## flow/run.sh

```bash
#!/bin/bash
# the make line also repeats each setting of config.mk as NAME=value (left out here)
make -C /OpenROAD-flow-scripts/flow DESIGN_CONFIG=/design/flow/config.mk WORK_HOME=/design/flow/orfs CLKGATE_MAP_FILE= finish
```

## flow/config.mk

```make
export PLATFORM = sky130hd
export DESIGN_NAME = multiplier_logic
export DESIGN_NICKNAME = multiplier_logic
export VERILOG_FILES = /design/flow/design.v
export SDC_FILE = /design/flow/constraint.sdc
export NUM_CORES = 4
export LEC_CHECK = 0
export CAP_MARGIN = 20
export CORE_ASPECT_RATIO = 1.9
export CORE_MARGIN = 2
export CORE_UTILIZATION = 34
export GPL_TIMING_DRIVEN = 0
export PLACE_DENSITY_LB_ADDON = 0.29
export SETUP_SLACK_MARGIN = 0.83
export SLEW_MARGIN = 0
export TNS_END_PERCENT = 90
```

## flow/constraint.sdc

```tcl
create_clock -name core_clock -period 3.74 [get_ports {clk}]
set_input_delay 0.7480 -clock core_clock [delete_from_list [all_inputs] [get_ports {clk}]]
set_output_delay 0.7480 -clock core_clock [all_outputs]
set_load 0.01 [all_outputs]
```

## flow/design.v

```verilog
module multiplier_logic (
    input  wire        clk,
    input  wire        rst_n,
    input  wire [15:0] a,
    input  wire [15:0] b,
    output reg  [31:0] y
);
     reg[15:0] a_r1,a_r2,a_r3;
     reg[15:0] b_r1,b_r2,b_r3;
    wire [31:0] pp [0:15];
    assign pp[0] = b[0] ? (a << 0) : 32'd0;
    assign pp[1] = b[1] ? (a << 1) : 32'd0;
    assign pp[2] = b[2] ? (a << 2) : 32'd0;
    assign pp[3] = b[3] ? (a << 3) : 32'd0;
    assign pp[4] = b[4] ? (a << 4) : 32'd0;
    assign pp[5] = b[5] ? (a << 5) : 32'd0;
    assign pp[6] = b[6] ? (a << 6) : 32'd0;
    assign pp[7] = b[7] ? (a << 7) : 32'd0;
	 assign pp[8] = b[8] ? (a << 8) : 32'd0;
    assign pp[9] = b[9] ? (a << 9) : 32'd0;
    assign pp[10] = b[10] ? (a << 10) : 32'd0;
    assign pp[11] = b[11] ? (a << 11) : 32'd0;
    assign pp[12] = b[12] ? (a << 12) : 32'd0;
	 assign pp[13] = b[13] ? (a << 13) : 32'd0;
    assign pp[14] = b[14] ? (a << 14) : 32'd0;
    assign pp[15] = b[15] ? (a << 15) : 32'd0;
	 reg [31:0] s1_0, s1_1, s1_2, s1_3, s1_4, s1_5, s1_6, s1_7;
    reg [31:0] s2_0, s2_1, s2_2, s2_3;
    reg [31:0] s3_0, s3_1;
    reg [31:0] s4;
    always @(posedge clk) begin
        if (!rst_n) begin
		  a_r1 <= 32'd0;a_r2 <= 32'd0;a_r3<= 32'd0;
		  b_r1 <= 32'd0;b_r2 <= 32'd0;b_r3<= 32'd0;
		      s1_0 <= 32'd0;
				s1_1 <= 32'd0;
				s1_2 <= 32'd0;
				s1_3 <= 32'd0;
				s1_4 <= 32'd0;
				s1_5 <= 32'd0;
				s1_6 <= 32'd0;
				s1_7 <= 32'd0;
				s2_0 <= 32'd0;
				s2_1 <= 32'd0;
				s2_2 <= 32'd0;
				s2_3 <= 32'd0;
				s3_0 <= 32'd0;
				s3_1 <= 32'd0;
            y  <= 32'd0;
            s4 <= 32'd0;
        end else begin
		     a_r1<=a;
           a_r2<=a_r1; 
           a_r3<=a_r2; 
			  b_r1<=b;
			  b_r2<=b_r1;
			  b_r3<=b_r2;
            s1_0 <= pp[0] + pp[1];
            s1_1 <= pp[2] + pp[3];
            s1_2 <= pp[4] + pp[5];
            s1_3 <= pp[6] + pp[7];
            s1_4 <= pp[8] + pp[9];
            s1_5 <= pp[10] + pp[11];
            s1_6 <= pp[12] + pp[13];
            s1_7 <= pp[14] + pp[15];
            s2_0 <= s1_0 + s1_1;
            s2_1 <= s1_2 + s1_3;
            s2_2 <= s1_4 + s1_5;
            s2_3 <= s1_6 + s1_7;
				s3_0  <= s2_0 + s2_1;
				s3_1  <= s2_2 + s2_3;
				s4    <= s3_0 + s3_1; 
            y  <= s4;
        end
    end
endmodule
```

==> results of run 1 <==
layer usage:
layer	GRT usage	routed length [um]
met1	0.183	22600
met2	0.406	35600
met3	0.0156	1860
met4	0.120	4100
met5	0	12
cell type report:
class,instances,area (sq um)
fillers,6157,36800
multi-input cells,1988,13900
flip-flops and latches,341,6830
well taps,825,1030
clock buffers,40,900
repair buffers,78,688
plain buffers,76,566
inverters,70,263
clock inverters,15,203
diodes,1,2.50
through the flow:
stage / TNS [ns] / cell area (sq um) / util / instances / hold WS [ns]
after floorplan: 0 / 21100 / - / 2475 / 0.412
after global routing: 0 / 24400 / 0.398 / 3433 / 0.441
after detailed placement: -29.29 / 22800 / 0.373 / 3366 / 0.419
final: 0 / 24400 / 0.399 / 3434 / 0.435
after global placement: -30.48 / 22800 / 0.373 / 3365 / 0.418
after CTS: 0 / 24200 / 0.396 / 3426 / 0.435
repair_timing:
action	CTS	global route
hold endpoints to repair	0	0
setup buffers	5	7
endpoints found under the setup margin	118	44
resized	143	83
pin swaps	13	28
==> reports/metrics.cfg, run 1 <==
[final_timing]
layout_min_cycle_time_ns=2.86
finalClockPeriodUsage=0.764
setup_violations=0
skew_ns=0.0200
worst_pin_slew_ns=1.17
maxSlewViolCount=0
hold_viol=0
rsz0062_at_grt=true
relSlewSlack=0.222
timing.fmax_mhz=350
fin_ws_ns=0.882

[floorplanning]
initial_core_util=0.344
core_area_sq_um=61200
die-area_sq_um=63900
die_h_um=347
io_pins=66
rows=125
die_w_um=184

[min_path]
hold_depth=1
whs_endpoint=y[15]
min_from=s4[15]
hold_path.class=reg2reg

[route]
wl_per_cell_um=18.7
drt_iter0_drc=700
routed_wl_um=64100
drtPass1Iterations=5
num_vias=17800
drtAntennaViolNets=0
viasPerCell=5.17
route.detailed.drc=0

[outcome]
status=complete, no violations

[pwr]
p_sw_mw=3.02
seq_power_share=0.414
power.group.top=sequential cells
p_sw_frac=0.302
peakVddDrop_v=0.000262
power_clock_mw=3.41
comb_power_share=0.244
pg_comb_mw=2.43
totalPowerFinal_mw=9.97
cellInternalPower_mw=6.96
p_per_area_nw_per_um2=409
seq_power_mw=4.13
clock_power_share=0.342
leakage_nw=10.8

[job]
warning_count=28
cap_violations=0

[synthesis]
xor_share=0.0721
synth-cells-yosys=2475
synth_area_leader_cell=dfxtp_1
synth.distinct_cells=76
yosys_area_sq_um=21000
synthAoiAreaFrac=0.180
synthSimpleGateAreaFrac=0.235
netlist_area_sq_um=21000
avgSynthCellArea_sq_um=8.49
synth_flops=341
top_area_frac=0.325
topCombFamilyByArea=simple AND/OR/NAND/NOR gates
synth-main-ff-cell=dfxtp_1
ys_sh_mux=0.00619
synthTopCellsByCount=dfxtp_1 (341), and2_1 (335), nor2_1 (271), ha_1 (236), a21oi_1 (179)
synthArstFlopShare=0
adder_share=0.155
topCellsByArea=dfxtp_1 (32%), ha_1 (14%), and2_1 (10%)
synth_warnings=1
yosysMostFrequentCell=dfxtp_1
syn_nets=2760
ys_seq_frac=0.325
synth-edff-count=0
synthCells=2475

[worst_setup_path]
rr_startpoint=s2_0[4]
cpMaxStageDelayCell=o311ai_1
cp-endpoint=s3_0[24]
crit_top_cell=o31a_1
r2r_cells=9
critPathKind=reg2reg
cp_num_cells=9
worstSetupEndpointType=flop
r2r-end=s3_0[24]
arrival_ns=3.28
path_max_fanout=4
cp-start-kind=flop
path_cells=ha_1 > inv_1 > fa_1 > nor2b_1 > o31a_1 > o31a_1 > o2111ai_1 > nand2_1 > o311ai_1
max_stage_delay_ns=0.66
crit_required_ns=4.16
path_buffers=1
startpoint=s2_0[4]
rrSetupSlack_ns=0.88
cpLargestDelayFamily=AND-OR/OR-AND gates

[grt]
grt_pass1_wl_um=97200
grt_use_total=0.199
grt_max_degree=18
gr-total-overflow=0
grt_pass1_vias=18200
antenna_found_initial=1

[placement]
dp_slack_ns=-0.668
hpwl_um=51900
port_buffers=65
gp_congestion=0.924

[clocking]
htreeDepth=1
root_buffer=clkbuf_16
insertion_delay_ns=0.60
cts_num_sinks=341
clk_pin_slew_ns=0.07
cts_tree=yes
cts_hold_buf=0
cts_buffers=30
clk_path_buf_depth=3

[layout]
layout.nets=2870
area_growth_pct=15.9

==> run 2: changes to the inputs <==
Settings changed: ABC_AREA set to 0, CELL_PAD_IN_SITES_GLOBAL_PLACEMENT set to 2, CORE_ASPECT_RATIO 1.9 to 0.62, CORE_UTILIZATION 34 to 70, CTS_CLUSTER_SIZE set to 65, GPL_ROUTABILITY_DRIVEN set to 0, GPL_TIMING_DRIVEN 0 to 1, MAX_ROUTING_LAYER set to met4, PLACE_DENSITY_LB_ADDON 0.29 to 0.27, SETUP_SLACK_MARGIN 0.83 to -0.03, SLEW_MARGIN 0 to 20, TNS_END_PERCENT 90 to unset.
Clock period 3.74 ns to 4.87 ns, I/O delays scaled along.
==> run 2 against run 1 <==
- the flow now stops in 3_1_place_gp_skip_io
- die area fell by 51%
- synthesized cell count did not move
- synthesized area did not move
==> reports/metrics.cfg, run 2 <==
[outcome]
status=did not finish  ; was complete, no violations
lastStage=3_1_place_gp_skip_io
firstError=[ERROR FLW-0024] Place density exceeds 1.0 (current PLACE_DENSITY_LB_ADDON =  0.27). Please check if the value of  PLACE_DENSITY_LB_ADDON is between 0 and 0.99.

[floorplanning]
initial_core_util=0.719  ; was 0.344
die-area_sq_um=31500  ; was 63900 sq um
die_w_um=224  ; was 184 um
die_h_um=140  ; was 347 um
rows=49  ; was 125
core_area_sq_um=29200  ; was 61200 sq um

[synthesis]
synth_flops=341  ; unchanged
syn_nets=2760  ; unchanged
xor_share=0.0721  ; unchanged
topCombFamilyByArea=simple AND/OR/NAND/NOR gates  ; unchanged
yosys_area_sq_um=21000  ; unchanged
ys_sh_mux=0.00619  ; unchanged
synthArstFlopShare=0  ; unchanged
synth_area_leader_cell=dfxtp_1  ; unchanged
adder_share=0.155  ; unchanged
top_area_frac=0.325  ; unchanged
synth-edff-count=0  ; unchanged
synthCells=2475  ; unchanged
synth.distinct_cells=76  ; unchanged
synth_warnings=1  ; unchanged
avgSynthCellArea_sq_um=8.49  ; unchanged
synth-cells-yosys=2475  ; unchanged
topCellsByArea=dfxtp_1 (32%), ha_1 (14%), and2_1 (10%)  ; unchanged
synthAoiAreaFrac=0.180  ; unchanged
synthSimpleGateAreaFrac=0.235  ; unchanged
ys_seq_frac=0.325  ; unchanged
netlist_area_sq_um=21000  ; unchanged
synth-main-ff-cell=dfxtp_1  ; unchanged
yosysMostFrequentCell=dfxtp_1  ; unchanged
synthTopCellsByCount=dfxtp_1 (341), and2_1 (335), nor2_1 (271), ha_1 (236), a21oi_1 (179)  ; unchanged

==> run 3: changes to the inputs <==
Settings changed: ABC_AREA 0 to unset, CELL_PAD_IN_SITES_GLOBAL_PLACEMENT 2 to unset, CORE_ASPECT_RATIO 0.62 to unset, CORE_UTILIZATION 70 to 58, CTS_CLUSTER_SIZE 65 to unset, GPL_ROUTABILITY_DRIVEN 0 to unset, GPL_TIMING_DRIVEN 1 to unset, MAX_ROUTING_LAYER met4 to unset, PLACE_DENSITY_LB_ADDON 0.27 to unset, SETUP_SLACK_MARGIN -0.03 to -0.28, TNS_END_PERCENT set to 5.
Clock period 4.87 ns to 2.9 ns, I/O delays scaled along.
==> run 3 against run 2 <==
- synthesized cell count unchanged
- now fails the layout checks on negative setup slack
- synthesized area unchanged
- die area increased by 20%
==> reports/metrics.cfg, run 3 <==
[worst_setup_path]
critPathKind=in2reg
max_stage_delay_ns=0.45
rr_startpoint=s3_0[8]
startpoint=a[1]
cpMaxStageDelayCell=clkdlybuf4s50_1
r2r_cells=9
cpLargestDelayFamily=AND-OR/OR-AND gates
crit_required_ns=3.33
path_buffers=3
worstSetupEndpointType=flop
cp-start-kind=primary input
cp_num_cells=13
rrSetupSlack_ns=0.27
r2r-end=s4[30]
path_max_fanout=2
path_cells=clkdlybuf4s50_1 > buf_4 > and2_1 > ha_1 > fa_1 > a211oi_1 > o21bai_1 > a31oi_1 > o31ai_1 > o41ai_2 > buf_4 > xnor2_1 > nor2_1
arrival_ns=3.49
crit_top_cell=buf_4
cp-endpoint=s1_6[27]

[pwr]
power_clock_mw=5.04
seq_power_share=0.389
clock_power_share=0.368
seq_power_mw=5.32
leakage_nw=12.0
power.group.top=sequential cells
comb_power_share=0.244
p_sw_mw=3.95
peakVddDrop_v=0.000345
p_sw_frac=0.288
p_per_area_nw_per_um2=533
pg_comb_mw=3.34
cellInternalPower_mw=9.75

[final_timing]
layout_min_cycle_time_ns=3.06
hold_viol=0
relSlewSlack=0.561
rsz0062_at_grt=true
finalClockPeriodUsage=1.06
maxSlewViolCount=0
fin_ws_ns=-0.161
worst_pin_slew_ns=0.657
setup_violations=22
timing.fmax_mhz=327
skew_ns=0.0251

[outcome]
status=finished with violations  ; was did not finish
failed_layout_checks=negative setup slack

[floorplanning]
die_h_um=194  ; was 140 um
die_w_um=194  ; was 224 um
die-area_sq_um=37800  ; was 31500 sq um
rows=69  ; was 49
initial_core_util=0.590  ; was 0.719
io_pins=66
core_area_sq_um=35700  ; was 29200 sq um

[synthesis]
synth.distinct_cells=76  ; unchanged
topCombFamilyByArea=simple AND/OR/NAND/NOR gates  ; unchanged
yosysMostFrequentCell=dfxtp_1  ; unchanged
yosys_area_sq_um=21000  ; unchanged
synth-edff-count=0  ; unchanged
synthSimpleGateAreaFrac=0.235  ; unchanged
synth_warnings=1  ; unchanged
adder_share=0.155  ; unchanged
avgSynthCellArea_sq_um=8.49  ; unchanged
ys_seq_frac=0.325  ; unchanged
synthArstFlopShare=0  ; unchanged
synthAoiAreaFrac=0.180  ; unchanged
synth_area_leader_cell=dfxtp_1  ; unchanged
synthCells=2475  ; unchanged
topCellsByArea=dfxtp_1 (32%), ha_1 (14%), and2_1 (10%)  ; unchanged
ys_sh_mux=0.00619  ; unchanged
synth_flops=341  ; unchanged
top_area_frac=0.325  ; unchanged
synth-cells-yosys=2475  ; unchanged
netlist_area_sq_um=21000  ; unchanged
synthTopCellsByCount=dfxtp_1 (341), and2_1 (335), nor2_1 (271), ha_1 (236), a21oi_1 (179)  ; unchanged
syn_nets=2760  ; unchanged
xor_share=0.0721  ; unchanged
synth-main-ff-cell=dfxtp_1  ; unchanged

[clocking]
cts_tree=yes
clk_path_buf_depth=3
cts_hold_buf=0
insertion_delay_ns=0.54
cts_setup_buffers=0
cts_num_sinks=341
cts_buffers=37
root_buffer=clkbuf_16
clk_pin_slew_ns=0.07
htreeDepth=2

[grt]
grt_pass1_wl_um=90100
grt_max_degree=90
grt_pass1_vias=18100
gr-total-overflow=0
grt_use_total=0.291
antenna_found_initial=0

[route]
drt_iter0_drc=990
routed_wl_um=54700
num_vias=18300
wl_per_cell_um=16.7
route.detailed.drc=0
drtAntennaViolNets=0
viasPerCell=5.57
drtPass1Iterations=24

[min_path]
hold_depth=1
whs_endpoint=s4[1]
hold_path.class=reg2reg
min_from=s3_0[1]

[placement]
gp_congestion=0.934
dp_slack_ns=-0.842
port_buffers=65
hpwl_um=41800

[layout]
layout.nets=3079
area_growth_pct=22.3
final_core_util=0.721

[job]
cap_violations=0
warning_count=29

==> run 3: area by class of cell <==
cell class | instances | area, sq um
Multi-Input combinational cell | 1988 | 13700
Fill cell | 2815 | 9950
Sequential cell | 341 | 6830
Timing Repair Buffer | 356 | 3030
Clock buffer | 47 | 1020
Tap cell | 461 | 577
Clock inverter | 21 | 305
Inverter | 70 | 268
Antenna cell | 1 | 2.50
==> run 3: metal layers <==
metal,track usage,vias up,routed length (um)
met3,0.0286,91,1870
met5,0,-,0
met4,0.0895,0,1480
li1,-,9257,-
met1,0.362,8540,24700
met2,0.532,408,26700
==> run 3: repair_timing <==
item,in CTS,in global routing
pin swaps,0,1
gates resized,1,8
setup endpoints to repair,1,11
gates cloned,0,0
==> run 3: through the flow <==
stage	cells	total power [mW]	hold slack (ns)	setup TNS (ns)	area, sq um
2_1_floorplan	2475	7.52	0.412	-0.106	21000
3_3_place_gp	3216	8.61	0.414	-29.87	24300
3_5_place_dp	3216	8.68	0.417	-34.83	24300
4_1_cts	3284	13.8	0.431	-1.51	25700
5_1_grt	3284	14.4	0.443	-6.17	25700
6_report	3285	13.7	0.429	-1.12	25700
==> run 4: changes to the inputs <==
Settings changed: ABC_AREA set to 1, CORE_UTILIZATION 58 to 68, SETUP_SLACK_MARGIN -0.28 to unset, TNS_END_PERCENT 5 to unset.
Clock period 2.9 ns to 4.08 ns, I/O delays scaled along.
==> run 4 against run 3 <==
- now clean on timing, DRC and antenna
- global-route usage increased by 8.3 points
- hold slack got worse by 0.017 ns
- combinational power decreased by 33%
- highest routed layer is now met5
- core utilization increased by 3.0 points
- synthesized cell count increased by 58%
- largest power group unchanged
- die area decreased by 1.9%
- largest cell class unchanged
- cell count increased by 35%
- power decreased by 29%
- design area increased by 3.2%
==> reports/metrics.cfg, run 4 <==
[route]
drtPass1Iterations=7  ; was 24
route.detailed.drc=0  ; unchanged
num_antenna_cells=0  ; was 1
drtAntennaViolNets=0  ; unchanged
wl_per_cell_um=15.8  ; was 16.7 um
routed_wl_um=69900  ; was 54700 um
num_vias=25000  ; was 18300
drt_iter0_drc=2308  ; was 990
viasPerCell=5.65  ; was 5.57

[clocking]
cts_tree=yes  ; unchanged
cts_hold_buf=0  ; unchanged
cts_buffers=39  ; was 37
cts_setup_buffers=0  ; unchanged
root_buffer=clkbuf_16  ; unchanged
htreeDepth=2  ; unchanged
clk_pin_slew_ns=0.06  ; was 0.07 ns
cts_num_sinks=341  ; unchanged
insertion_delay_ns=0.56  ; was 0.54 ns
cts_resized=0  ; was 1
clk_path_buf_depth=3  ; unchanged

[synthesis]
ys_seq_frac=0.283  ; was 0.325
synth-main-ff-cell=dfxtp_1  ; unchanged
topCellsByArea=dfxtp_1 (28%), nand2_1 (18%), ha_1 (12%)  ; was dfxtp_1 (32%), ha_1 (14%), and2_1 (10%)
netlist_area_sq_um=24200  ; was 21000 sq um
synth_warnings=1  ; unchanged
synthArstFlopShare=0  ; unchanged
top_area_frac=0.283  ; was 0.325
synthTopCellsByCount=nand2_1 (1185), inv_1 (646), nor2_1 (404), a21oi_1 (388), dfxtp_1 (341)  ; was dfxtp_1 (341), and2_1 (335), nor2_1 (271), ha_1 (236), a21oi_1 (179)
synthSimpleGateAreaFrac=0.325  ; was 0.235
synth.distinct_cells=36  ; was 76
synth-edff-count=0  ; unchanged
synth_flops=341  ; unchanged
synthCells=3901  ; was 2475
yosysMostFrequentCell=nand2_1  ; was dfxtp_1
avgSynthCellArea_sq_um=6.19  ; was 8.49 sq um
synth_area_leader_cell=dfxtp_1  ; unchanged
synth-cells-yosys=3901  ; was 2475
ys_sh_mux=0  ; was 0.00619
synthAoiAreaFrac=0.138  ; was 0.180
syn_nets=4186  ; was 2760
topCombFamilyByArea=simple AND/OR/NAND/NOR gates  ; unchanged
adder_share=0.135  ; was 0.155
xor_share=0.00181  ; was 0.0721
yosys_area_sq_um=24200  ; was 21000 sq um

[worst_setup_path]
worstSetupEndpointType=flop  ; unchanged
cp_num_cells=13  ; unchanged
path_max_fanout=16  ; was 2
max_stage_delay_ns=0.76  ; was 0.45 ns
cpLargestDelayFamily=simple AND/OR/NAND/NOR gates  ; was AND-OR/OR-AND gates
rrSetupSlack_ns=1.76  ; was 0.27 ns
r2r_cells=10  ; was 9
rr_startpoint=s1_4[10]  ; was s3_0[8]
cp-start-kind=primary input  ; unchanged
arrival_ns=3.35  ; was 3.49 ns
startpoint=b[5]  ; was a[1]
path_cells=clkdlybuf4s50_1 > nand2_1 > inv_1 > ha_1 > fa_1 > nand3_1 > nand3_1 > nand3_1 > nand2_1 > nand2_1 > nand3_1 > nand2_1 > nor2_1  ; was clkdlybuf4s50_1 > buf_4 > and2_1 > ha_1 > fa_1 > a211oi_1 > o21bai_1 > a31oi_1 > o31ai_1 > o41ai_2 > buf_4 > xnor2_1 > nor2_1
critPathKind=in2reg  ; unchanged
r2r-end=s2_2[26]  ; was s4[30]
cpMaxStageDelayCell=clkdlybuf4s50_1  ; unchanged
path_buffers=2  ; was 3
crit_required_ns=4.51  ; was 3.33 ns
cp-endpoint=s1_2[19]  ; was s1_6[27]

[job]
cap_violations=0  ; unchanged
warning_count=30  ; was 29

[pwr]
power_clock_mw=3.72  ; was 5.04 mW
p_sw_mw=3.16  ; was 3.95 mW
leakage_nw=15.2  ; was 12.0 nW
seq_power_share=0.389  ; about the same
comb_power_share=0.230  ; was 0.244
p_per_area_nw_per_um2=369  ; was 533 nW/um^2
clock_power_share=0.381  ; was 0.368
power.group.top=sequential cells  ; unchanged
cellInternalPower_mw=6.61  ; was 9.75 mW
seq_power_mw=3.80  ; was 5.32 mW
pg_comb_mw=2.25  ; was 3.34 mW
peakVddDrop_v=0.000424  ; was 0.000345 V
p_sw_frac=0.323  ; was 0.288

[min_path]
whs_endpoint=y[6]  ; was s4[1]
hold_path.class=reg2reg  ; unchanged
min_from=s4[6]  ; was s3_0[1]
hold_depth=2  ; was 1

[final_timing]
setup_violations=0  ; was 22
finalSetupTns_ns=0  ; was -1.12 ns
timing.fmax_mhz=343
layout_min_cycle_time_ns=2.92
rsz0062_at_grt=false  ; was true
worst_pin_slew_ns=1.02  ; was 0.657 ns
maxSlewViolCount=0  ; unchanged
hold_viol=0  ; unchanged
finalClockPeriodUsage=0.715  ; was 1.06
relSlewSlack=0.317  ; was 0.561
fin_ws_ns=1.16  ; was -0.161 ns
skew_ns=0.0275  ; was 0.0251 ns

[floorplanning]
initial_core_util=0.684  ; was 0.590
rows=69  ; unchanged
die_w_um=192  ; was 194 um
io_pins=66  ; unchanged
die_h_um=192  ; was 194 um
die-area_sq_um=37000  ; was 37800 sq um
core_area_sq_um=35300  ; was 35700 sq um

[grt]
antenna_found_initial=3  ; was 0
grt_max_degree=150  ; was 90
grt_pass1_wl_um=111000  ; was 90100 um
gr-total-overflow=0  ; unchanged
grt_pass1_vias=23000  ; was 18100
grt_use_total=0.374  ; was 0.291

[placement]
dp_slack_ns=0.667  ; was -0.842 ns
hpwl_um=52000  ; was 41800 um
post_dp_cell_area_sq_um=25100  ; was 24300 sq um
gp_congestion=1.01  ; was 0.934
port_buffers=65  ; unchanged
dp_cells=4347  ; was 3216

[layout]
final_area_sq_um=26500  ; was 25700 sq um
nFillCells=2802  ; was 2815
area_growth_pct=9.79  ; was 22.3%
final_core_util=0.751  ; was 0.721
final_cells=4419  ; was 3285
layout.nets=4212  ; was 3079

[outcome]
status=complete, no violations  ; was finished with violations

run 4: stage by stage:
stage | power (mW) | hold slack, ns
after floorplan | 5.38 | 0.390
after global placement | 5.96 | 0.394
after detailed placement | 6.02 | 0.396
after CTS | 9.72 | 0.411
after global routing | 10.2 | 0.432
final | 9.78 | 0.412
run 4: per-layer routing:
layer  routed length, um  GRT usage
met1               28300      0.465
met2               32200      0.635
met3                6100     0.0627
met4                3220      0.167
met5                  26          0
run 4: cell type report:
| cell class | count | area, sq um | area share |
|---|---|---|---|
| Inverter | 651 | 2440 | 0.0921 |
| Tap cell | 461 | 577 | 0.0217 |
| Clock inverter | 22 | 278 | 0.0105 |
| Timing Repair Buffer | 85 | 817 | 0.0308 |
| Clock buffer | 50 | 1100 | 0.0414 |
| Multi-Input combinational cell | 2809 | 14500 | 0.546 |
| Sequential cell | 341 | 6830 | 0.257 |
==> run 5: changes to the inputs <==
Settings changed: ABC_AREA 1 to unset, CORE_MARGIN 2 to 5, CORE_UTILIZATION 68 to 40, MAX_ROUTING_LAYER set to met4, TNS_END_PERCENT set to 45.
Clock period 4.08 ns to 4.5 ns, I/O delays scaled along.
==> run 5 against run 4 <==
- critical path type unchanged
- design area down 10%
- largest cell class unchanged
- still clean on timing, DRC and antenna
- wire length fell by 23%
- die area grew 54%
==> reports/metrics.cfg, run 5 <==
[worst_setup_path]
cpMaxStageDelayCell=clkdlybuf4s50_1  ; unchanged
startpoint=a[1]  ; was b[5]
path_max_fanout=10  ; was 16
cp-endpoint=s1_3[21]  ; was s1_2[19]
cp_num_cells=12  ; was 13
critPathKind=in2reg  ; unchanged
arrival_ns=4.23  ; was 3.35 ns
crit_top_cell=o21ai_0
max_stage_delay_ns=0.68  ; was 0.76 ns
crit_required_ns=4.91  ; was 4.51 ns
path_buffers=2  ; unchanged
r2r-end=s4[30]  ; was s2_2[26]
r2r_cells=9  ; was 10
worstSetupEndpointType=flop  ; unchanged
rrSetupSlack_ns=1.89  ; was 1.76 ns
path_cells=clkdlybuf4s50_1 > buf_4 > and2_1 > ha_1 > fa_1 > a21o_1 > a211oi_1 > o21ai_0 > a41oi_1 > o21ai_0 > xnor2_1 > nor2_1  ; was clkdlybuf4s50_1 > nand2_1 > inv_1 > ha_1 > fa_1 > nand3_1 > nand3_1 > nand3_1 > nand2_1 > nand2_1 > nand3_1 > nand2_1 > nor2_1
cpLargestDelayFamily=AND-OR/OR-AND gates  ; was simple AND/OR/NAND/NOR gates
cp-start-kind=primary input  ; unchanged
rr_startpoint=s3_0[8]  ; was s1_4[10]

[job]
cap_violations=0  ; unchanged
warning_count=26  ; was 30

[grt]
grt_pass1_vias=16900  ; was 23000
grt_use_total=0.194  ; was 0.374
gr-total-overflow=0  ; unchanged
grt_pass1_wl_um=87900  ; was 111000 um
grt_max_degree=89  ; was 150
antenna_found_initial=3  ; unchanged

[clocking]
cts_tree=yes  ; unchanged
cts_buffers=38  ; was 39
cts_num_sinks=341  ; unchanged
clk_pin_slew_ns=0.05  ; was 0.06 ns
htreeDepth=2  ; unchanged
insertion_delay_ns=0.56  ; about the same
root_buffer=clkbuf_16  ; unchanged
clk_path_buf_depth=3  ; unchanged
cts_resized=0  ; unchanged
cts_hold_buf=0  ; unchanged
cts_setup_buffers=0  ; unchanged

[pwr]
clock_power_share=0.365  ; was 0.381
pg_comb_mw=1.88  ; was 2.25 mW
power_clock_mw=3.07  ; was 3.72 mW
seq_power_share=0.410  ; was 0.389
peakVddDrop_v=0.000222  ; was 0.000424 V
p_sw_mw=2.45  ; was 3.16 mW
seq_power_mw=3.45  ; was 3.80 mW
p_per_area_nw_per_um2=353  ; was 369 nW/um^2
power.group.top=sequential cells  ; unchanged
leakage_nw=10.6  ; was 15.2 nW
comb_power_share=0.224  ; was 0.230
cellInternalPower_mw=5.95  ; was 6.61 mW
p_sw_frac=0.291  ; was 0.323

[synthesis]
yosysMostFrequentCell=dfxtp_1  ; was nand2_1
topCombFamilyByArea=simple AND/OR/NAND/NOR gates  ; unchanged
synth_flops=341  ; unchanged
synth.distinct_cells=76  ; was 36
ys_sh_mux=0.00619  ; was 0
synthSimpleGateAreaFrac=0.235  ; was 0.325
synthCells=2475  ; was 3901
synth-main-ff-cell=dfxtp_1  ; unchanged
synth-edff-count=0  ; unchanged
avgSynthCellArea_sq_um=8.49  ; was 6.19 sq um
synth_warnings=1  ; unchanged
yosys_area_sq_um=21000  ; was 24200 sq um
synth_area_leader_cell=dfxtp_1  ; unchanged
syn_nets=2760  ; was 4186
top_area_frac=0.325  ; was 0.283
topCellsByArea=dfxtp_1 (32%), ha_1 (14%), and2_1 (10%)  ; was dfxtp_1 (28%), nand2_1 (18%), ha_1 (12%)
synthArstFlopShare=0  ; unchanged
synth-cells-yosys=2475  ; was 3901
xor_share=0.0721  ; was 0.00181
ys_seq_frac=0.325  ; was 0.283
adder_share=0.155  ; was 0.135
netlist_area_sq_um=21000  ; was 24200 sq um
synthTopCellsByCount=dfxtp_1 (341), and2_1 (335), nor2_1 (271), ha_1 (236), a21oi_1 (179)  ; was nand2_1 (1185), inv_1 (646), nor2_1 (404), a21oi_1 (388), dfxtp_1 (341)
synthAoiAreaFrac=0.180  ; was 0.138

[final_timing]
finalClockPeriodUsage=0.849  ; was 0.715
maxSlewViolCount=0  ; unchanged
skew_ns=0.0186  ; was 0.0275 ns
worst_pin_slew_ns=0.793  ; was 1.02 ns
finalSetupTns_ns=0  ; unchanged
fin_ws_ns=0.679  ; was 1.16 ns
relSlewSlack=0.472  ; was 0.317
layout_min_cycle_time_ns=3.82
hold_viol=0  ; unchanged
rsz0062_at_grt=false  ; unchanged
timing.fmax_mhz=262
setup_violations=0  ; unchanged

[min_path]
min_from=s4[11]  ; was s4[6]
whs_endpoint=y[11]  ; was y[6]
hold_depth=1  ; was 2
hold_path.class=reg2reg  ; unchanged

[floorplanning]
die_h_um=239  ; was 192 um
die-area_sq_um=57200  ; was 37000 sq um
die_w_um=239  ; was 192 um
core_area_sq_um=52300  ; was 35300 sq um
rows=84  ; was 69
io_pins=66  ; unchanged
initial_core_util=0.402  ; was 0.684

[layout]
layout.nets=2826  ; was 4212
nFillCells=5191  ; was 2802
final_core_util=0.454  ; was 0.751
area_growth_pct=13.1  ; was 9.79%

[route]
routed_wl_um=54100  ; was 69900 um
wl_per_cell_um=16.6  ; was 15.8 um
num_vias=17200  ; was 25000
drtPass1Iterations=5  ; was 7
drtAntennaViolNets=0  ; unchanged
viasPerCell=5.27  ; was 5.65
drt_iter0_drc=904  ; was 2308
route.detailed.drc=0  ; unchanged

[placement]
dp_slack_ns=0.124  ; was 0.667 ns
gp_congestion=0.882  ; was 1.01
port_buffers=65  ; unchanged
hpwl_um=41000  ; was 52000 um

[outcome]
status=complete, no violations  ; unchanged

-- run 5: final cells by class --
cell class,count,area (sq um),share of cell area
multi-input cells,1988,13600,0.573
flip-flops and latches,341,6830,0.287
clock buffers,57,1110,0.0468
repair buffers,102,938,0.0395
well taps,688,861,0.0362
inverters,70,268,0.0113
clock inverters,11,134,0.00563
diodes,3,7.51,0.000316
-- run 5: through the flow --
step | hold WS, ns | power [mW] | instance area (sq um) | cells
after floorplan | 0.412 | 4.85 | 21000 | 2475
after global placement | 0.413 | 5.36 | 22500 | 3189
after detailed placement | 0.417 | 5.39 | 22500 | 3189
after CTS | 0.430 | 8.52 | 23800 | 3257
after global routing | 0.441 | 8.90 | 23800 | 3259
final | 0.429 | 8.40 | 23800 | 3260
-- run 5: metal layers --
| metal | global-route usage | wire length (um) | vias to the layer above | share of wire |
|---|---|---|---|---|
| met5 | - | 0 | - | 0 |
| met4 | 0.0631 | 1780 | 0 | 0.033 |
| met3 | 0.0271 | 2160 | 107 | 0.040 |
| met2 | 0.336 | 26000 | 327 | 0.48 |
| met1 | 0.233 | 24200 | 7989 | 0.45 |
| li1 | - | - | 8764 | - |
==> run 6: changes to the inputs <==
Settings changed: CORE_MARGIN 5 to 2, CORE_UTILIZATION 40 to 67, MAX_ROUTING_LAYER met4 to unset, SETUP_SLACK_MARGIN set to -0.12, TNS_END_PERCENT 45 to unset.
Clock period 4.5 ns to 2.22 ns, I/O delays scaled along.
==> run 6 against run 5 <==
- the flow now stops in 5_1_grt
- synthesized cell count stayed put
- synthesized area stayed put
- die area is 43% lower
==> reports/metrics.cfg, run 6 <==
[outcome]
status=did not finish  ; was complete, no violations
lastStage=5_1_grt
firstError=[ERROR GRT-0232] Routing congestion too high. Check the congestion heatmap in the GUI.

[placement]
hpwl_um=47100  ; was 41000 um
port_buffers=65  ; unchanged
dp_slack_ns=-1.09  ; was 0.124 ns
gp_congestion=0.963  ; was 0.882
dp_cells=3292  ; was 3189

[synthesis]
synthAoiAreaFrac=0.180  ; unchanged
yosysMostFrequentCell=dfxtp_1  ; unchanged
synthTopCellsByCount=dfxtp_1 (341), and2_1 (335), nor2_1 (271), ha_1 (236), a21oi_1 (179)  ; unchanged
synth-main-ff-cell=dfxtp_1  ; unchanged
synth_area_leader_cell=dfxtp_1  ; unchanged
top_area_frac=0.325  ; unchanged
synth_flops=341  ; unchanged
syn_nets=2760  ; unchanged
synth-edff-count=0  ; unchanged
synth_warnings=1  ; unchanged
synth-cells-yosys=2475  ; unchanged
topCombFamilyByArea=simple AND/OR/NAND/NOR gates  ; unchanged
ys_seq_frac=0.325  ; unchanged
synth.distinct_cells=76  ; unchanged
xor_share=0.0721  ; unchanged
ys_sh_mux=0.00619  ; unchanged
adder_share=0.155  ; unchanged
synthCells=2475  ; unchanged
synthArstFlopShare=0  ; unchanged
netlist_area_sq_um=21000  ; unchanged
topCellsByArea=dfxtp_1 (32%), ha_1 (14%), and2_1 (10%)  ; unchanged
synthSimpleGateAreaFrac=0.235  ; unchanged
avgSynthCellArea_sq_um=8.49  ; unchanged
yosys_area_sq_um=21000  ; unchanged

[clocking]
cts_buffers=34  ; was 38
root_buffer=clkbuf_16  ; unchanged
clk_path_buf_depth=3  ; unchanged
cts_hold_buf=0  ; unchanged
htreeDepth=2  ; unchanged
cts_num_sinks=341  ; unchanged

[floorplanning]
io_pins=66  ; unchanged
initial_core_util=0.684  ; was 0.402
die_h_um=181  ; was 239 um
rows=64  ; was 84
die-area_sq_um=32800  ; was 57200 sq um
core_area_sq_um=30700  ; was 52300 sq um
die_w_um=181  ; was 239 um

[grt]
gr-total-overflow=9
grt_use_total=0.784

run 6: through the flow:
stage | power, mW | hold slack, ns | area, sq um
after CTS | 17.8 | 0.315 | 27200
after floorplan | 9.90 | 0.412 | 21500
after detailed placement | 11.8 | 0.419 | 25500
after global placement | 11.5 | 0.413 | 25500
run 6: layer usage:
layer | overflow | GRT usage
met5 | 0 | 0.584
met1 | 1 | 0.772
met4 | 6 | 0.738
met3 | 0 | 0.691
met2 | 2 | 0.913
run 6: what timing repair did:
action / 4_1_cts
gates cloned: 1
pin swaps: 76
buffers inserted: 29
setup endpoints to repair: 107
resized: 149
==> run 7: changes to the inputs <==
Settings changed: CORE_UTILIZATION 67 to 72, CTS_CLUSTER_SIZE set to 17, PLACE_DENSITY_LB_ADDON set to 0.0, SETUP_SLACK_MARGIN -0.12 to 0.53.
Clock period 2.22 ns to 1.89 ns, I/O delays scaled along.
==> run 7 against run 6 <==
- the flow stops in 4_1_cts
- synthesized cell count did not move
- synthesized area unchanged
- die area shrank 6.8%
==> reports/metrics.cfg, run 7 <==
[outcome]
status=did not finish  ; unchanged
lastStage=4_1_cts  ; was 5_1_grt
firstError=[ERROR DPL-0038] Utilization greater than 100%, impossible to legalize  ; was [ERROR GRT-0232] Routing congestion too high. Check the congestion heatmap in the GUI.

[synthesis]
ys_seq_frac=0.325  ; unchanged
synth_warnings=1  ; unchanged
synth-main-ff-cell=dfxtp_1  ; unchanged
synthTopCellsByCount=dfxtp_1 (341), and2_1 (335), nor2_1 (271), ha_1 (236), a21oi_1 (179)  ; unchanged
yosysMostFrequentCell=dfxtp_1  ; unchanged
yosys_area_sq_um=21000  ; unchanged
synthCells=2475  ; unchanged
synthAoiAreaFrac=0.180  ; unchanged
synth_flops=341  ; unchanged
ys_sh_mux=0.00619  ; unchanged
synthSimpleGateAreaFrac=0.235  ; unchanged
synth-edff-count=0  ; unchanged
adder_share=0.155  ; unchanged
netlist_area_sq_um=21000  ; unchanged
syn_nets=2760  ; unchanged
synth-cells-yosys=2475  ; unchanged
xor_share=0.0721  ; unchanged
synth_area_leader_cell=dfxtp_1  ; unchanged
synth.distinct_cells=76  ; unchanged
avgSynthCellArea_sq_um=8.49  ; unchanged
topCellsByArea=dfxtp_1 (32%), ha_1 (14%), and2_1 (10%)  ; unchanged
synthArstFlopShare=0  ; unchanged
topCombFamilyByArea=simple AND/OR/NAND/NOR gates  ; unchanged
top_area_frac=0.325  ; unchanged

[floorplanning]
io_pins=66  ; unchanged
die_w_um=175  ; was 181 um
rows=62  ; was 64
initial_core_util=0.732  ; was 0.684
die_h_um=175  ; was 181 um
core_area_sq_um=28700  ; was 30700 sq um
die-area_sq_um=30600  ; was 32800 sq um

[placement]
dp_slack_ns=-1.46  ; was -1.09 ns
port_buffers=65  ; unchanged
post_dp_cell_area_sq_um=27400  ; was 25500 sq um
gp_congestion=0.975  ; was 0.963
hpwl_um=59700  ; was 47100 um

## run 7: per-stage QoR
step	utilization	std cells	hold WS [ns]
global placement	0.955	3374	0.412
floorplan	-	2475	0.412
detailed placement	0.955	3374	0.422
==> run 8: changes to the inputs <==
Settings changed: CORE_UTILIZATION 72 to 70.
Clock period 1.89 ns to 1.84 ns, I/O delays scaled along.
==> run 8 against run 7 <==
- the run again fails in 4_1_cts
- synthesized cell count stayed put
- synthesized area is the same
- die area rose by 2.8%
==> reports/metrics.cfg, run 8 <==
[placement]
port_buffers=65  ; unchanged
hpwl_um=55000  ; was 59700 um
gp_congestion=0.977  ; was 0.975

[synthesis]
synth_warnings=1  ; unchanged
avgSynthCellArea_sq_um=8.49  ; unchanged
synth_flops=341  ; unchanged
adder_share=0.155  ; unchanged
top_area_frac=0.325  ; unchanged
synth-main-ff-cell=dfxtp_1  ; unchanged
syn_nets=2760  ; unchanged
synth-cells-yosys=2475  ; unchanged
synth_area_leader_cell=dfxtp_1  ; unchanged
synthCells=2475  ; unchanged
topCellsByArea=dfxtp_1 (32%), ha_1 (14%), and2_1 (10%)  ; unchanged
netlist_area_sq_um=21000  ; unchanged
topCombFamilyByArea=simple AND/OR/NAND/NOR gates  ; unchanged
ys_seq_frac=0.325  ; unchanged
synthAoiAreaFrac=0.180  ; unchanged
synthTopCellsByCount=dfxtp_1 (341), and2_1 (335), nor2_1 (271), ha_1 (236), a21oi_1 (179)  ; unchanged
synth-edff-count=0  ; unchanged
synth.distinct_cells=76  ; unchanged
synthArstFlopShare=0  ; unchanged
ys_sh_mux=0.00619  ; unchanged
yosys_area_sq_um=21000  ; unchanged
xor_share=0.0721  ; unchanged
yosysMostFrequentCell=dfxtp_1  ; unchanged
synthSimpleGateAreaFrac=0.235  ; unchanged

[floorplanning]
rows=63  ; was 62
io_pins=66  ; unchanged
initial_core_util=0.709  ; was 0.732
core_area_sq_um=29600  ; was 28700 sq um
die_h_um=177  ; was 175 um
die-area_sq_um=31400  ; was 30600 sq um
die_w_um=177  ; was 175 um

[outcome]
firstError=[ERROR DPL-0038] Utilization greater than 100%, impossible to legalize  ; unchanged
lastStage=4_1_cts  ; unchanged
status=did not finish  ; unchanged

-- run 8: stage by stage --
stage	setup slack, ns	cell area, sq um	cells	TNS [ns]
after global placement	-1.26	27600	3391	-124.43
after floorplan	-0.716	22900	2475	-25.25
after detailed placement	-1.45	27600	3391	-145.53
==> run 9: changes to the inputs <==
Settings changed: CAP_MARGIN 20 to 40, CORE_UTILIZATION 70 to 58, CTS_CLUSTER_SIZE 17 to unset, PLACE_DENSITY_LB_ADDON 0.0 to 0.01, SETUP_SLACK_MARGIN 0.53 to 0.84, TNS_END_PERCENT set to 5.
Clock period 1.84 ns to 2.9 ns, I/O delays scaled along.
==> run 9 against run 8 <==
- the run now finishes clean
- synthesized area stayed put
- die area is 20% higher
- synthesized cell count stayed put
==> reports/metrics.cfg, run 9 <==
[outcome]
status=complete, no violations  ; was did not finish

[worst_setup_path]
crit_required_ns=3.31
max_stage_delay_ns=0.42
rrSetupSlack_ns=0.41
r2r-end=s2_3[27]
path_buffers=0
cp-start-kind=flop
cp_num_cells=8
worstSetupEndpointType=flop
rr_startpoint=s1_6[20]
arrival_ns=2.90
startpoint=s1_6[20]
path_max_fanout=3
cpMaxStageDelayCell=a311o_1
cp-endpoint=s2_3[27]
r2r_cells=8
cpLargestDelayFamily=AND-OR/OR-AND gates
path_cells=ha_1 > nor2_1 > nor2_1 > o21ai_0 > o221ai_1 > a311o_1 > xnor2_1 > nor2_1
crit_top_cell=nor2_1
critPathKind=reg2reg

[layout]
final_cells=3313
area_growth_pct=27.3
final_core_util=0.751
layout.nets=3106
nFillCells=2689
seqCellArea_sq_um=6840
logic_area_sq_um=14400

[grt]
gr-usage-met2=0.532
antenna_found_initial=3
met1_usage=0.375
grt_use_total=0.304
grt_max_degree=95
use_met3=0.0455
grt_pass1_wl_um=92700
gr-total-overflow=0
busiest_layer=met2
grt_pass1_vias=18200

[pwr]
p_sw_mw=4.07
p_per_area_nw_per_um2=509
clock_power_share=0.347
power_clock_mw=4.73
leakage_nw=12.3
cellInternalPower_mw=9.56
pg_comb_mw=3.55
seq_power_share=0.392
power.group.top=sequential cells
seq_power_mw=5.34
p_sw_frac=0.299
peakVddDrop_v=0.000375
comb_power_share=0.261

[synthesis]
synthSimpleGateAreaFrac=0.235  ; unchanged
synth_warnings=1  ; unchanged
synthArstFlopShare=0  ; unchanged
synthTopCellsByCount=dfxtp_1 (341), and2_1 (335), nor2_1 (271), ha_1 (236), a21oi_1 (179)  ; unchanged
avgSynthCellArea_sq_um=8.49  ; unchanged
synthAoiAreaFrac=0.180  ; unchanged
synth-edff-count=0  ; unchanged
yosysMostFrequentCell=dfxtp_1  ; unchanged
syn_nets=2760  ; unchanged
topCellsByArea=dfxtp_1 (32%), ha_1 (14%), and2_1 (10%)  ; unchanged
ys_seq_frac=0.325  ; unchanged
synth_flops=341  ; unchanged
netlist_area_sq_um=21000  ; unchanged
adder_share=0.155  ; unchanged
synth-main-ff-cell=dfxtp_1  ; unchanged
top_area_frac=0.325  ; unchanged
yosys_area_sq_um=21000  ; unchanged
synth-cells-yosys=2475  ; unchanged
synth.distinct_cells=76  ; unchanged
topCombFamilyByArea=simple AND/OR/NAND/NOR gates  ; unchanged
synth_area_leader_cell=dfxtp_1  ; unchanged
xor_share=0.0721  ; unchanged
ys_sh_mux=0.00619  ; unchanged
synthCells=2475  ; unchanged

[final_timing]
timing.hold.ws_ns=0.400
maxSlewViolCount=0
relSlewSlack=0.582
rsz0062_at_grt=true
setup_violations=0
skew_ns=0.0160
hold_viol=0
finalSetupTns_ns=0
fin_ws_ns=0.412
timing.fmax_mhz=402
worst_pin_slew_ns=0.622
finalClockPeriodUsage=0.858
layout_min_cycle_time_ns=2.49

[clocking]
cts_num_sinks=341
insertion_delay_ns=0.55
clk_pin_slew_ns=0.07
cts_buffers=37
cts_tree=yes
cts_hold_buf=0
htreeDepth=2
clk_path_buf_depth=3
root_buffer=clkbuf_16

[floorplanning]
rows=69  ; was 63
die-area_sq_um=37800  ; was 31400 sq um
die_h_um=194  ; was 177 um
initial_core_util=0.590  ; was 0.709
core_area_sq_um=35700  ; was 29600 sq um
io_pins=66  ; unchanged
die_w_um=194  ; was 177 um

[route]
wl_per_cell_um=17.8
drtAntennaViolNets=0
num_vias=18800
drt_iter0_drc=1070
viasPerCell=5.67
routed_wl_um=58900
drtPass1Iterations=22
route.detailed.drc=0

[placement]
port_buffers=65  ; unchanged
gp_congestion=0.956  ; was 0.977
dp_cells=3197  ; was 3391
dp_slack_ns=-0.647  ; was -1.45 ns
hpwl_um=41000  ; was 55000 um

[min_path]
hold_path.class=in2reg
hold_depth=2
whs_endpoint=s1_0[0]
min_from=b[0]

[job]
cap_violations=0
warning_count=29

## run 9: final cells by class
class / instances / area share
multi-input combinational: 1988 / 0.540
sequential: 341 / 0.255
timing repair buffer: 383 / 0.128
clock buffer: 47 / 0.0379
tap: 461 / 0.0215
inverter: 70 / 0.0100
clock inverter: 20 / 0.00771
antenna: 3 / 0.000280
## run 9: routing by layer
layer	vias up	wire length, um
met5	-	13
met4	2	2430
met3	131	3240
met2	462	28100
met1	8872	25200
li1	9321	-
## run 9: per-stage QoR
step	power (mW)	instance area (sq um)
2_1_floorplan	7.54	21200
3_3_place_gp	8.59	24300
3_5_place_dp	8.66	24300
4_1_cts	13.5	26200
5_1_grt	14.3	26800
6_report	13.6	26800
## run 9: repair_timing
action | 4_1_cts | 5_1_grt
buffers inserted | 23 | 12
gates resized | 124 | 123
endpoints found under the setup margin | 174 | 186
pin swaps | 54 | 54
cloned | 9 | 2
==> run 10: changes to the inputs <==
Settings changed: ABC_AREA set to 1, CAP_MARGIN 40 to 20, CORE_UTILIZATION 58 to 68, CTS_CLUSTER_DIAMETER set to 275, PLACE_DENSITY_LB_ADDON 0.01 to unset, SETUP_SLACK_MARGIN 0.84 to unset, TNS_END_PERCENT 5 to unset.
Clock period 2.9 ns to 3.11 ns, I/O delays scaled along.
==> run 10 against run 9 <==
- register-to-register slack better by 0.42 ns
- count of clock-buffer cells in the layout shrank 3
- die area down 1.9%
- still clean
- hold slack improved by 0.0071 ns
- cell count grew 34%
- first-iteration DRC count is 130% higher
- via count increased by 34%
- core utilization grew 0.89 points
- design area grew 0.21%
- wire length up 20%
- critical endpoint is now s1_0[12]
- critical path type is now in2reg
==> reports/metrics.cfg, run 10 <==
[layout]
layout.nets=4236  ; was 3106
nFillCells=2811  ; was 2689
final_core_util=0.760  ; was 0.751
area_growth_pct=11.0  ; was 27.3%
logic_area_sq_um=14500  ; was 14400 sq um
final_cells=4440  ; was 3313
seqCellArea_sq_um=6830  ; was 6840 sq um
final_area_sq_um=26800  ; about the same

[floorplanning]
die_h_um=192  ; was 194 um
die-area_sq_um=37000  ; was 37800 sq um
die_w_um=192  ; was 194 um
io_pins=66  ; unchanged
rows=69  ; unchanged
initial_core_util=0.684  ; was 0.590
core_area_sq_um=35300  ; was 35700 sq um

[grt]
antenna_found_initial=1  ; was 3
grt_pass1_vias=23300  ; was 18200
grt_pass1_wl_um=113000  ; was 92700 um
gr-total-overflow=0  ; unchanged
grt_max_degree=79  ; was 95
grt_use_total=0.380  ; was 0.304

[final_timing]
worst_pin_slew_ns=0.607  ; was 0.622 ns
timing.fmax_mhz=378
layout_min_cycle_time_ns=2.64
setup_violations=0  ; unchanged
finalClockPeriodUsage=0.850  ; was 0.858
rsz0062_at_grt=false  ; was true
timing.hold.ws_ns=0.407  ; was 0.400 ns
hold_viol=0  ; unchanged
relSlewSlack=0.595  ; was 0.582
finalSetupTns_ns=0  ; unchanged
maxSlewViolCount=0  ; unchanged
fin_ws_ns=0.466  ; was 0.412 ns
skew_ns=0.0211  ; was 0.0160 ns

[synthesis]
yosysMostFrequentCell=nand2_1  ; was dfxtp_1
synth.distinct_cells=36  ; was 76
synthAoiAreaFrac=0.138  ; was 0.180
synth-cells-yosys=3901  ; was 2475
syn_nets=4186  ; was 2760
netlist_area_sq_um=24200  ; was 21000 sq um
synth_area_leader_cell=dfxtp_1  ; unchanged
synth_flops=341  ; unchanged
synth_warnings=1  ; unchanged
synthCells=3901  ; was 2475
synthSimpleGateAreaFrac=0.325  ; was 0.235
topCombFamilyByArea=simple AND/OR/NAND/NOR gates  ; unchanged
synthArstFlopShare=0  ; unchanged
synthTopCellsByCount=nand2_1 (1185), inv_1 (646), nor2_1 (404), a21oi_1 (388), dfxtp_1 (341)  ; was dfxtp_1 (341), and2_1 (335), nor2_1 (271), ha_1 (236), a21oi_1 (179)
xor_share=0.00181  ; was 0.0721
yosys_area_sq_um=24200  ; was 21000 sq um
ys_seq_frac=0.283  ; was 0.325
synth-main-ff-cell=dfxtp_1  ; unchanged
avgSynthCellArea_sq_um=6.19  ; was 8.49 sq um
top_area_frac=0.283  ; was 0.325
adder_share=0.135  ; was 0.155
synth-edff-count=0  ; unchanged
topCellsByArea=dfxtp_1 (28%), nand2_1 (18%), ha_1 (12%)  ; was dfxtp_1 (32%), ha_1 (14%), and2_1 (10%)
ys_sh_mux=0  ; was 0.00619

[pwr]
peakVddDrop_v=0.000565  ; was 0.000375 V
clock_power_share=0.374  ; was 0.347
p_sw_frac=0.324  ; was 0.299
pg_comb_mw=3.01  ; was 3.55 mW
power.group.top=sequential cells  ; unchanged
comb_power_share=0.236  ; was 0.261
seq_power_share=0.390  ; was 0.392
power_clock_mw=4.78  ; was 4.73 mW
p_sw_mw=4.13  ; was 4.07 mW
cellInternalPower_mw=8.64  ; was 9.56 mW
seq_power_mw=4.98  ; was 5.34 mW
leakage_nw=15.3  ; was 12.3 nW
totalPowerFinal_mw=12.8  ; was 13.6 mW
p_per_area_nw_per_um2=476  ; was 509 nW/um^2

[clocking]
insertion_delay_ns=0.55  ; about the same
cts_hold_buf=0  ; unchanged
cts_num_sinks=341  ; unchanged
cts_resized=0  ; was 124
htreeDepth=2  ; unchanged
cts_buffers=38  ; was 37
clk_path_buf_depth=3  ; unchanged
cts_setup_buffers=0  ; was 23
clk_pin_slew_ns=0.06  ; was 0.07 ns
cts_tree=yes  ; unchanged
root_buffer=clkbuf_16  ; unchanged

[route]
drtPass1Iterations=13  ; was 22
routed_wl_um=70800  ; was 58900 um
wl_per_cell_um=15.9  ; was 17.8 um
num_vias=25100  ; was 18800
route.detailed.drc=0  ; unchanged
viasPerCell=5.66  ; was 5.67
drt_iter0_drc=2498  ; was 1070
drtAntennaViolNets=0  ; unchanged

[placement]
gp_congestion=0.994  ; was 0.956
port_buffers=65  ; unchanged
dp_cells=4372  ; was 3197
post_dp_cell_area_sq_um=25500  ; was 24300 sq um
dp_slack_ns=0.0267  ; was -0.647 ns
hpwl_um=53100  ; was 41000 um

[worst_setup_path]
cp_num_cells=14  ; was 8
crit_required_ns=3.56  ; was 3.31 ns
r2r_cells=10  ; was 8
cp-endpoint=s1_0[12]  ; was s2_3[27]
path_buffers=3  ; was 0
crit_top_cell=nand2_1  ; was nor2_1
max_stage_delay_ns=0.73  ; was 0.42 ns
path_max_fanout=9  ; was 3
cp-start-kind=primary input  ; was flop
startpoint=b[1]  ; was s1_6[20]
critPathKind=in2reg  ; was reg2reg
cpMaxStageDelayCell=clkdlybuf4s50_1  ; was a311o_1
r2r-end=s2_2[26]  ; was s2_3[27]
rrSetupSlack_ns=0.83  ; was 0.41 ns
worstSetupEndpointType=flop  ; unchanged
path_cells=clkdlybuf4s50_1 > buf_4 > nand2_1 > inv_1 > ha_1 > a21oi_1 > nand2_1 > nand2_1 > nand3_1 > nand2_1 > nand2_1 > nand2_1 > nand2_1 > nor2_1  ; was ha_1 > nor2_1 > nor2_1 > o21ai_0 > o221ai_1 > a311o_1 > xnor2_1 > nor2_1
arrival_ns=3.10  ; was 2.90 ns
rr_startpoint=s1_4[10]  ; was s1_6[20]
cpLargestDelayFamily=buffers and inverters  ; was AND-OR/OR-AND gates

[min_path]
hold_path.class=reg2reg  ; was in2reg
hold_depth=2  ; unchanged
whs_endpoint=y[10]  ; was s1_0[0]
min_from=s4[10]  ; was b[0]

[job]
warning_count=28  ; was 29
cap_violations=0  ; unchanged

[outcome]
status=complete, no violations  ; unchanged

[run 10: layout make-up]
class,instances,area share
Tap cell,461,0.0215
Clock buffer,44,0.0378
Clock inverter,23,0.0111
Sequential cell,341,0.254
Antenna cell,1,0.0000933
Multi-Input combinational cell,2809,0.540
Inverter,651,0.0911
Timing Repair Buffer,110,0.0440
[run 10: metal layers]
| layer | wire, um | track usage | vias to the layer above |
|---|---|---|---|
| met3 | 6530 | 0.0580 | 227 |
| li1 | - | - | 12400 |
| met4 | 2920 | 0.151 | 2 |
| met5 | 13 | 0 | - |
| met1 | 28600 | 0.483 | 11300 |
| met2 | 32700 | 0.647 | 1211 |
==> run 11: changes to the inputs <==
Settings changed: ABC_AREA 1 to unset, CORE_UTILIZATION 68 to 66, CTS_CLUSTER_DIAMETER 275 to unset, SETUP_SLACK_MARGIN set to 0.92.
Clock period 3.11 ns to 3.37 ns, I/O delays scaled along.
==> run 11 against run 10 <==
- largest power group unchanged
- clock power down 21%
- sequential share of layout area increased by 0.67 points
- core utilization up 7.1 points
- critical path type unchanged
==> reports/metrics.cfg, run 11 <==
[outcome]
status=complete, no violations  ; unchanged

[synthesis]
synthAoiAreaFrac=0.180  ; was 0.138
syn_nets=2760  ; was 4186
topCellsByArea=dfxtp_1 (32%), ha_1 (14%), and2_1 (10%)  ; was dfxtp_1 (28%), nand2_1 (18%), ha_1 (12%)
avgSynthCellArea_sq_um=8.49  ; was 6.19 sq um
synthSimpleGateAreaFrac=0.235  ; was 0.325
synth_area_leader_cell=dfxtp_1  ; unchanged
yosysMostFrequentCell=dfxtp_1  ; was nand2_1
netlist_area_sq_um=21000  ; was 24200 sq um
ys_sh_mux=0.00619  ; was 0
top_area_frac=0.325  ; was 0.283
adder_share=0.155  ; was 0.135
synth-cells-yosys=2475  ; was 3901
synth-edff-count=0  ; unchanged
yosys_area_sq_um=21000  ; was 24200 sq um
xor_share=0.0721  ; was 0.00181
synthCells=2475  ; was 3901
ys_seq_frac=0.325  ; was 0.283
synth.distinct_cells=76  ; was 36
topCombFamilyByArea=simple AND/OR/NAND/NOR gates  ; unchanged
synthTopCellsByCount=dfxtp_1 (341), and2_1 (335), nor2_1 (271), ha_1 (236), a21oi_1 (179)  ; was nand2_1 (1185), inv_1 (646), nor2_1 (404), a21oi_1 (388), dfxtp_1 (341)
synthArstFlopShare=0  ; unchanged
synth-main-ff-cell=dfxtp_1  ; unchanged
synth_flops=341  ; unchanged
synth_warnings=1  ; unchanged

[clocking]
root_buffer=clkbuf_16  ; unchanged
clk_pin_slew_ns=0.06  ; about the same
insertion_delay_ns=0.53  ; was 0.55 ns
clk_path_buf_depth=3  ; unchanged
cts_tree=yes  ; unchanged
cts_buffers=35  ; was 38
cts_hold_buf=0  ; unchanged
htreeDepth=2  ; unchanged
cts_num_sinks=341  ; unchanged

[placement]
dp_slack_ns=-0.186  ; was 0.0267 ns
post_dp_cell_area_sq_um=23700  ; was 25500 sq um
gp_congestion=0.971  ; was 0.994
port_buffers=65  ; unchanged
hpwl_um=40900  ; was 53100 um

[floorplanning]
die-area_sq_um=33300  ; was 37000 sq um
rows=65  ; was 69
die_w_um=182  ; was 192 um
core_area_sq_um=31500  ; was 35300 sq um
initial_core_util=0.668  ; was 0.684
io_pins=66  ; unchanged
die_h_um=182  ; was 192 um

[pwr]
leakage_nw=11.7  ; was 15.3 nW
p_sw_frac=0.306  ; was 0.324
power.group.top=sequential cells  ; unchanged
power_clock_mw=3.76  ; was 4.78 mW
p_per_area_nw_per_um2=437  ; was 476 nW/um^2
seq_power_mw=4.59  ; was 4.98 mW
peakVddDrop_v=0.000346  ; was 0.000565 V
clock_power_share=0.329  ; was 0.374
cellInternalPower_mw=7.93  ; was 8.64 mW
seq_power_share=0.402  ; was 0.390
comb_power_share=0.269  ; was 0.236
p_sw_mw=3.50  ; was 4.13 mW
pg_comb_mw=3.07  ; was 3.01 mW

[worst_setup_path]
crit_required_ns=3.76  ; was 3.56 ns
r2r-end=s2_0[19]  ; was s2_2[26]
crit_top_cell=o21ai_2  ; was nand2_1
arrival_ns=2.90  ; was 3.10 ns
path_cells=buf_6 > buf_12 > buf_8 > and2_4 > ha_4 > fa_2 > a21o_1 > a211oi_2 > o21ai_2 > a41oi_2 > o21ai_2 > xnor2_1 > nor2_1  ; was clkdlybuf4s50_1 > buf_4 > nand2_1 > inv_1 > ha_1 > a21oi_1 > nand2_1 > nand2_1 > nand3_1 > nand2_1 > nand2_1 > nand2_1 > nand2_1 > nor2_1
rrSetupSlack_ns=0.89  ; was 0.83 ns
r2r_cells=8  ; was 10
startpoint=a[0]  ; was b[1]
cpMaxStageDelayCell=fa_2  ; was clkdlybuf4s50_1
rr_startpoint=s1_1[4]  ; was s1_4[10]
cpLargestDelayFamily=AND-OR/OR-AND gates  ; was buffers and inverters
max_stage_delay_ns=0.36  ; was 0.73 ns
cp-start-kind=primary input  ; unchanged
cp-endpoint=s1_3[21]  ; was s1_0[12]
path_buffers=3  ; unchanged
critPathKind=in2reg  ; unchanged
path_max_fanout=6  ; was 9
worstSetupEndpointType=flop  ; unchanged
cp_num_cells=13  ; was 14

[grt]
grt_pass1_vias=18100  ; was 23300
antenna_found_initial=0  ; was 1
grt_max_degree=64  ; was 79
gr-total-overflow=0  ; unchanged
grt_pass1_wl_um=90700  ; was 113000 um
grt_use_total=0.333  ; was 0.380

[layout]
layout.nets=3007  ; was 4236
final_area_sq_um=26200  ; was 26800 sq um
area_growth_pct=24.4  ; was 11.0%

[route]
drtAntennaViolNets=0  ; unchanged
routed_wl_um=58900  ; was 70800 um
drt_iter0_drc=1573  ; was 2498
drtPass1Iterations=8  ; was 13
num_vias=19000  ; was 25100
route.detailed.drc=0  ; unchanged
wl_per_cell_um=18.7  ; was 15.9 um
viasPerCell=6.04  ; was 5.66

[final_timing]
layout_min_cycle_time_ns=2.51
skew_ns=0.0156  ; was 0.0211 ns
finalSetupTns_ns=0  ; unchanged
rsz0062_at_grt=true  ; was false
maxSlewViolCount=0  ; unchanged
hold_viol=0  ; unchanged
fin_ws_ns=0.859  ; was 0.466 ns
timing.fmax_mhz=398
relSlewSlack=0.582  ; was 0.595
timing.hold.ws_ns=0.430  ; was 0.407 ns
finalClockPeriodUsage=0.745  ; was 0.850
setup_violations=0  ; unchanged
worst_pin_slew_ns=0.622  ; was 0.607 ns

[min_path]
whs_endpoint=y[19]  ; was y[10]
hold_depth=1  ; was 2
min_from=s4[19]  ; was s4[10]
hold_path.class=reg2reg  ; unchanged

[job]
cap_violations=0  ; unchanged
warning_count=31  ; was 28

run 11: repair_timing:
| item | in CTS | in global routing |
|---|---|---|
| setup buffers | 21 | 28 |
| cloned | 3 | 3 |
| gates resized | 153 | 113 |
| setup endpoints to repair | 112 | 102 |
| pin swaps | 59 | 87 |
run 11: layer usage:
metal / wire length [um] / vias up / track usage / part of all wire
met5: 0 / - / 0 / 0
met4: 2110 / 0 / 0.111 / 0.036
met3: 3540 / 171 / 0.0339 / 0.060
met2: 27500 / 753 / 0.570 / 0.47
met1: 25700 / 8974 / 0.441 / 0.44
li1: - / 9123 / - / -
run 11: final cells by class:
cell class / instances / area [sq um]
Clock buffer: 46 / 978
Clock inverter: 15 / 134
Timing Repair Buffer: 286 / 2550
Multi-Input combinational cell: 1988 / 14900
Tap cell: 402 / 503
Sequential cell: 341 / 6830
Fill cell: 1859 / 5320
Antenna cell: 1 / 2.50
Inverter: 70 / 268
run 11: metrics by stage:
| step | total power [mW] | util | std cells |
|---|---|---|---|
| 2_1_floorplan | 6.56 | - | 2475 |
| 3_3_place_gp | 7.32 | 0.754 | 3032 |
| 3_5_place_dp | 7.40 | 0.754 | 3032 |
| 4_1_cts | 11.2 | 0.809 | 3117 |
| 5_1_grt | 11.9 | 0.831 | 3148 |
| 6_report | 11.4 | 0.831 | 3149 |
==> run 12: changes to the inputs <==
Settings changed: ABC_AREA set to 1, CORE_UTILIZATION 66 to 72, CTS_CLUSTER_DIAMETER set to 197, PLACE_DENSITY_LB_ADDON set to 0.26, SETUP_SLACK_MARGIN 0.92 to 0.37.
Clock period 3.37 ns to 2.92 ns, I/O delays scaled along.
==> run 12 against run 11 <==
- flip-flop count did not move
- count of clock-buffer cells in the layout rose by 2
- synthesized area grew 15%
- design area grew 2.4%
- sequential share of layout area fell by 0.63 points
==> reports/metrics.cfg, run 12 <==
[pwr]
power_clock_mw=4.65  ; was 3.76 mW
seq_power_mw=5.29  ; was 4.59 mW
totalPowerFinal_mw=13.2  ; was 11.4 mW
p_per_area_nw_per_um2=492  ; was 437 nW/um^2
comb_power_share=0.246  ; was 0.269
clock_power_share=0.353  ; was 0.329
power.group.top=sequential cells  ; unchanged

[worst_setup_path]
crit_required_ns=3.39  ; was 3.76 ns
crit_top_cell=nand2_1  ; was o21ai_2
cp-start-kind=primary input  ; unchanged
path_max_fanout=13  ; was 6
cpLargestDelayFamily=simple AND/OR/NAND/NOR gates  ; was AND-OR/OR-AND gates
r2r_cells=8  ; unchanged
startpoint=b[0]  ; was a[0]
cp_num_cells=14  ; was 13
path_buffers=3  ; unchanged
path_cells=clkdlybuf4s50_1 > buf_6 > nand2_1 > inv_1 > ha_1 > a21oi_1 > nand2_1 > nand2_1 > nand3_1 > nand2_1 > nand2_1 > nand2_1 > nand2_1 > nor2_1  ; was buf_6 > buf_12 > buf_8 > and2_4 > ha_4 > fa_2 > a21o_1 > a211oi_2 > o21ai_2 > a41oi_2 > o21ai_2 > xnor2_1 > nor2_1
cp-endpoint=s1_0[12]  ; was s1_3[21]
arrival_ns=2.84  ; was 2.90 ns

[grt]
grt_pass1_vias=23200  ; was 18100
antenna_found_initial=3  ; was 0

[clocking]
cts_buffers=37  ; was 35
clk_path_buf_depth=3  ; unchanged
cts_setup_buffers=0  ; was 21
cts_hold_buf=0  ; unchanged
cts_tree=yes  ; unchanged
root_buffer=clkbuf_16  ; unchanged

[layout]
final_cells=4431  ; was 3149
nFillCells=2476  ; was 1859
final_core_util=0.805  ; was 0.831
final_area_sq_um=26800  ; was 26200 sq um
seqCellArea_sq_um=6830  ; about the same
area_growth_pct=10.9  ; was 24.4%

[synthesis]
avgSynthCellArea_sq_um=6.19  ; was 8.49 sq um
yosysMostFrequentCell=nand2_1  ; was dfxtp_1
topCombFamilyByArea=simple AND/OR/NAND/NOR gates  ; unchanged
synth_warnings=1  ; unchanged
synthTopCellsByCount=nand2_1 (1185), inv_1 (646), nor2_1 (404), a21oi_1 (388), dfxtp_1 (341)  ; was dfxtp_1 (341), and2_1 (335), nor2_1 (271), ha_1 (236), a21oi_1 (179)
synth_area_leader_cell=dfxtp_1  ; unchanged
synth-edff-count=0  ; unchanged
ys_sh_mux=0  ; was 0.00619
adder_share=0.135  ; was 0.155
xor_share=0.00181  ; was 0.0721
synthCells=3901  ; was 2475
synth-main-ff-cell=dfxtp_1  ; unchanged
synth_flops=341  ; unchanged
topCellsByArea=dfxtp_1 (28%), nand2_1 (18%), ha_1 (12%)  ; was dfxtp_1 (32%), ha_1 (14%), and2_1 (10%)

[final_timing]
layout_min_cycle_time_ns=2.36
relSlewSlack=0.619  ; was 0.582
finalSetupTns_ns=0  ; unchanged
rsz0062_at_grt=false  ; was true
worst_pin_slew_ns=0.570  ; was 0.622 ns
skew_ns=0.0317  ; was 0.0156 ns
timing.hold.ws_ns=0.416  ; was 0.430 ns

[placement]
gp_congestion=0.986  ; was 0.971
port_buffers=65  ; unchanged
hpwl_um=50600  ; was 40900 um

[job]
cap_violations=0  ; unchanged

[floorplanning]
die_w_um=187  ; was 182 um
die_h_um=187  ; was 182 um
core_area_sq_um=33300  ; was 31500 sq um
die-area_sq_um=35000  ; was 33300 sq um
io_pins=66  ; unchanged
initial_core_util=0.726  ; was 0.668

[route]
num_vias=24900  ; was 19000
viasPerCell=5.63  ; was 6.04

[min_path]
min_from=s4[30]  ; was s4[19]
hold_path.class=reg2reg  ; unchanged
whs_endpoint=y[30]  ; was y[19]
hold_depth=2  ; was 1

[outcome]
status=complete, no violations  ; unchanged

run 12: layout make-up:
type / count / share of cell area
clock buffers: 48 / 0.0399
repair buffers: 117 / 0.0473
flip-flops and latches: 341 / 0.255
inverters: 651 / 0.0912
diodes: 1 / 0.0000934
clock inverters: 16 / 0.00481
multi-input cells: 2809 / 0.541
well taps: 448 / 0.0209
run 12: routing by layer:
metal  track usage  wire [um]  vias up
met5             0          0        -
met4         0.189       3640        0
met3        0.0542       6460      274
met2         0.662      31400     1311
met1         0.494      27900    11000
li1              -          -    12400
Power is estimated from default activity; no workload was simulated.
